==> inputs of v12 <==
==> flow/design.v <==
module adder_32b (a , b, cin, cout, sum);
  input [31:0] a, b;
  input cin;
  output cout;
  output [31:0] sum;
  assign {cout, sum} = a + b + cin;
endmodule
module alu (a, b, ctrl, y, zero);
  input signed [31:0] a, b;
  input [2:0] ctrl;
  output [31:0] y;
  output zero;
  assign y =  (ctrl == 3'b000) ? (a & b) :
              (ctrl == 3'b001) ? (a | b) : 
              (ctrl == 3'b010) ? (a + b) :
              (ctrl == 3'b110) ? (a - b) : ((a<b) ? 32'd1: 32'd0);
  assign zero = (y == 32'd0) ? 1'b1 : 1'b0;
endmodule
module alu_controller (alu_op, func, operation);
  input [1:0] alu_op;
  input [5:0] func;
  output [2:0] operation;
  reg [2:0] operation;
  always @(alu_op, func)
  begin
    operation = 3'b000;
    if (alu_op == 2'b00)         
      operation = 3'b010;
    else if (alu_op == 2'b01)    
      operation = 3'b110;
    else if (alu_op == 2'b10)
      begin
        case (func)
          6'b100000: operation = 3'b010;   
          6'b100011: operation = 3'b110;   
          6'b100100: operation = 3'b000;   
          6'b100101: operation = 3'b001;   
          6'b101010: operation = 3'b111;   
          default:   operation = 3'b000;
        endcase
      end
      else 
          operation = 3'b111;  
  end
endmodule
module controller 
( opcode, func, zero, reg_dst, mem_to_reg,
 reg_write, alu_src, mem_read, mem_write, pc_src,
  operation, jSel, wRsel, jalSel, pcSel
                  );
    input [5:0] opcode;
    input [5:0] func;
    input zero;
    output  reg_dst, mem_to_reg, reg_write, alu_src, 
            mem_read, mem_write, pc_src ,jSel,wRsel,jalSel,pcSel ;
    reg     reg_dst, mem_to_reg, reg_write, 
            alu_src, mem_read, mem_write, jSel,
            wRsel, jalSel, pcSel, temp; 
    output [2:0] operation;
    reg [1:0] alu_op;     
    reg branch;   
    alu_controller ALU_CTRL(alu_op, func, operation);
    always @(opcode)
    begin
      {reg_dst, alu_src, mem_to_reg, reg_write, mem_read, mem_write, branch, alu_op,jSel,wRsel,jalSel,pcSel} = 13'b0;
      case (opcode)
        6'b000000 : {reg_dst, reg_write, alu_op ,jSel,wRsel} = 6'b111011;   
        6'b100011 : {alu_src, mem_to_reg, reg_write, mem_read,jSel,wRsel} = 6'b111111; 
        6'b101011 : {alu_src, mem_write,jSel} = 3'b111;                                 
        6'b000100 : {branch, alu_op,jSel} = 4'b1011; 
        6'b001001: {reg_write, alu_src,jSel,wRsel} = 4'b1111; 
        6'b000010:  ; 
        6'b000011: {reg_write,jalSel} = 2'b11 ; 
        6'b000110: {jSel,pcSel} = 2'b11 ; 
        6'b001010: {reg_write,wRsel,alu_src,alu_op,jSel} = 6'b111111; 
      endcase
    end
    assign pc_src = branch & zero;
endmodule
module mux2to1_32b (i0, i1, sel, y);
  input [31:0] i0, i1;
  input sel;
  output [31:0] y;
  assign y = (sel==1'b1) ? i1 : i0;
endmodule
module mux2to1_5b (i0, i1, sel, y);
  input [4:0] i0, i1;
  input sel;
  output [4:0] y;
  assign y = (sel==1'b1) ? i1 : i0;
endmodule
module reg_32b (d_in, sclr, ld, clk, d_out);
  input [31:0] d_in;
  input sclr, ld, clk;
  output [31:0] d_out;
  reg [31:0] d_out;
  always @(posedge clk)
  begin
    if (sclr==1'b1)
      d_out <= 32'd0;
    else if (ld)
      d_out <= d_in;
  end
endmodule
module reg_file (wr_data, rd_reg1, rd_reg2, wr_reg, reg_write, rst, clk, rd_data1, rd_data2);
  input [31:0] wr_data;
  input [4:0] rd_reg1, rd_reg2, wr_reg;
  input reg_write, rst, clk;
  output [31:0] rd_data1, rd_data2;
  reg [31:0] register_file [0:31];
  integer i;
  assign rd_data1 = (rd_reg1 == 5'b0) ? 32'd0 : register_file[rd_reg1];
  assign rd_data2 = (rd_reg2 == 5'b0) ? 32'd0 : register_file[rd_reg2];
  always @(posedge clk)
    if (rst == 1'b1)
      for (i=0; i<32 ; i=i+1 )
        register_file[i] <= 32'd0;
    else if (reg_write == 1'b1)
      if(wr_reg != 5'd0)
        register_file[wr_reg] <= wr_data;
endmodule
module shl2 (d_in, d_out);
  input [31:0] d_in;
  output [31:0] d_out;
  assign d_out = d_in << 2;
endmodule
module shl2_26bit (d_in, d_out);
  input [25:0] d_in;
  output [27:0] d_out;
  assign d_out = {d_in  , 2'b0};
endmodule
module sign_ext (d_in, d_out);
  input [15:0] d_in;
  output [31:0] d_out;
  assign d_out = {{16{d_in[15]}}, d_in};
endmodule
module datapath ( clk, rst, inst_adr, inst, data_adr,
data_out, data_in ,regDst, mem_to_reg, alu_src,
 pc_src, alu_ctrl, reg_write,zero, jalSel, wRsel, jSel, pcSel
                 );
  input  clk, rst;
  input jalSel,wRsel,jSel,pcSel;
  output [31:0] inst_adr;
  input  [31:0] inst;
  output [31:0] data_adr;
  output [31:0] data_out;
  input  [31:0] data_in;
  input  regDst, mem_to_reg, alu_src, pc_src, reg_write;
  input  [2:0] alu_ctrl;
  output zero;
  wire [31:0] pc_out;
  wire cout_pc_adder;
  wire [31:0] pc_plus4;
  wire cout_pc_adder2;
  wire [31:0] read_data1, read_data2;
  wire [31:0] sgn_ext_out;
  wire [31:0] mux2_out;
  wire [31:0] alu_out;
  wire [31:0] adder2_out;
  wire [31:0] shl2_out;
  wire [31:0] mux3_out;
  wire [31:0] mux4_out;
  wire [4:0]  mux1_out;
  wire [4:0] mux5_out;
  wire [31:0] mux6_out;
  wire [31:0] mux7_out;
  wire [31:0] mux8_out;
  wire [27:0] outShl ;
  wire [31:0] jAdr ;
  reg_32b PC(mux8_out, rst, 1'b1, clk, pc_out);
  adder_32b ADDER_PC (pc_out , 32'd4, 1'b0, cout_pc_adder, pc_plus4);
  adder_32b ADDER2_PC(pc_plus4, shl2_out, 1'b0, cout_pc_adder2, adder2_out);
  mux2to1_32b MUX_6(pc_plus4, adder2_out, pc_src, mux3_out);
  shl2 SHL2(sgn_ext_out, shl2_out);
  mux2to1_32b MUX_7(mux3_out,read_data1, pcSel , mux7_out);
  shl2_26bit SHL2_26to28(inst[25:0], outShl);
  mux2to1_32b MUX_8(jAdr,mux7_out, jSel , mux8_out);
  mux2to1_5b MUX_1(inst[20:16], inst[15:11], regDst, mux1_out);
  mux2to1_5b MUX_2(mux1_out, 5'd31 , jalSel, mux5_out);
  mux2to1_32b MUX_3(pc_plus4, mux4_out, wRsel, mux6_out);
  reg_file  RF(mux6_out, inst[25:21], inst[20:16], mux5_out, reg_write, rst, clk, read_data1, read_data2);
  sign_ext SGN_EXT(inst[15:0], sgn_ext_out);
  mux2to1_32b MUX_5(read_data2, sgn_ext_out, alu_src, mux2_out);
  alu ALU(read_data1, mux2_out, alu_ctrl, alu_out, zero);
  mux2to1_32b MUX_4(alu_out, data_in, mem_to_reg, mux4_out);
  assign inst_adr = pc_out;
  assign data_adr = alu_out;
  assign data_out = read_data2;
  assign jAdr = {pc_plus4[31:28],outShl};
endmodule
module mips_single_cycle 
(rst, clk, inst_adr, inst, data_adr, data_in,
 data_out, mem_read, mem_write);
  input rst, clk;
  output [31:0] inst_adr;
  input  [31:0] inst;
  output [31:0] data_adr;
  input  [31:0] data_in;
  output [31:0] data_out;
  output mem_read, mem_write;
  wire reg_dst, mem_to_reg, alu_src,
   pc_src, reg_write, zero,jalSel,wRsel,jSel,pcSel;
  wire [2:0] alu_ctrl;
  datapath DP(  
    clk, rst, inst_adr, inst, data_adr,
    data_out, data_in ,reg_dst, mem_to_reg, alu_src, 
    pc_src, alu_ctrl, reg_write,
    zero, jalSel, wRsel, jSel, pcSel
            );
  controller CU(  
    inst[31:26], inst[5:0], zero, reg_dst,
     mem_to_reg, reg_write, alu_src,
      mem_read, mem_write, pc_src, alu_ctrl,
       jSel, wRsel, jalSel, pcSel
                );
endmodule
==> flow/run.sh <==
#!/bin/bash
# the make line also repeats each setting of config.mk as NAME=value (left out here)
make -C /OpenROAD-flow-scripts/flow DESIGN_CONFIG=/design/flow/config.mk WORK_HOME=/design/flow/orfs CLKGATE_MAP_FILE= finish
==> flow/config.mk <==
export PLATFORM = sky130hd
export DESIGN_NAME = mips_single_cycle
export DESIGN_NICKNAME = mips_single_cycle
export VERILOG_FILES = /design/flow/design.v
export SDC_FILE = /design/flow/constraint.sdc
export NUM_CORES = 4
export LEC_CHECK = 0
export CAP_MARGIN = 25
export CELL_PAD_IN_SITES_DETAIL_PLACEMENT = 1
export CORE_MARGIN = 2
export CORE_UTILIZATION = 62
export GPL_ROUTABILITY_DRIVEN = 0
export MAX_ROUTING_LAYER = met4
export PLACE_DENSITY_LB_ADDON = 0.28
export SLEW_MARGIN = 20
==> flow/constraint.sdc <==
create_clock -name core_clock -period 11.0 [get_ports {clk}]
set_input_delay 2.2000 -clock core_clock [delete_from_list [all_inputs] [get_ports {clk}]]
set_output_delay 2.2000 -clock core_clock [all_outputs]
set_load 0.01 [all_outputs]
==> v18: changes against v12 <==
Settings changed: CAP_MARGIN 25 to 20, CELL_PAD_IN_SITES_DETAIL_PLACEMENT 1 to unset, CORE_UTILIZATION 62 to 40, GPL_ROUTABILITY_DRIVEN 0 to unset, MAX_ROUTING_LAYER met4 to unset, PLACE_DENSITY_LB_ADDON 0.28 to unset.
==> flow/constraint.sdc (replaced) <==
create_clock -name core_clock -period 10.8 [get_ports {clk}]
set_input_delay 2.1600 -clock core_clock [delete_from_list [all_inputs] [get_ports {clk}]]
set_output_delay 2.1600 -clock core_clock [all_outputs]
set_load 0.01 [all_outputs]
==> notes <==
v18 completed with no timing, DRC or antenna violations. v12 stopped in global routing (5_1_grt). Die size: v18 is larger than v12 (about 54%). Area after synthesis is the same in v18 and v12. In synthesized cell count, v18 and v12 do not differ.
==> figures <==
metric                                                                             v18                        v12
Outcome                                                        complete, no violations  aborted with a tool error
Stage where the flow stopped                                                         -   global routing (5_1_grt)
Maximum clock path buffer count                                                      3                          3
# port buffers                                                                     163                        163
Core box area                                                              152,300 um2                 98,280 um2
Area of the chip                                                           156,800 um2                101,700 um2
Share of synthesized cell area in and, or, nand and nor gates                   10.94%                     10.94%
Worst setup slack before clock tree synthesis                                0.1199 ns                 0.03939 ns
Dominant register cell in the synthesized netlist                             edfxtp_1                   edfxtp_1
Total CTS buffers                                                                  114                        108
DIE WIDTH                                                                     396.0 um                   318.9 um
Instance area at placement                                                  66,500 um2                 65,410 um2
Distinct lib cells                                                                  91                         91
Cell type with the highest aggregate area in the netlist                      edfxtp_1                   edfxtp_1
Row count                                                                          143                        115
Share of the core filled by cells before placement                              40.38%                     62.56%
Vertical extent of the die                                                    396.0 um                   318.9 um
Number of resized instances in the post-cts repair step                              0                          2
Estimated wirelength of the detail-placed design                            150,400 um                 177,400 um
Post-synthesis register bit count                                                1,056                      1,056
Placed insts                                                                     6,836                      6,066
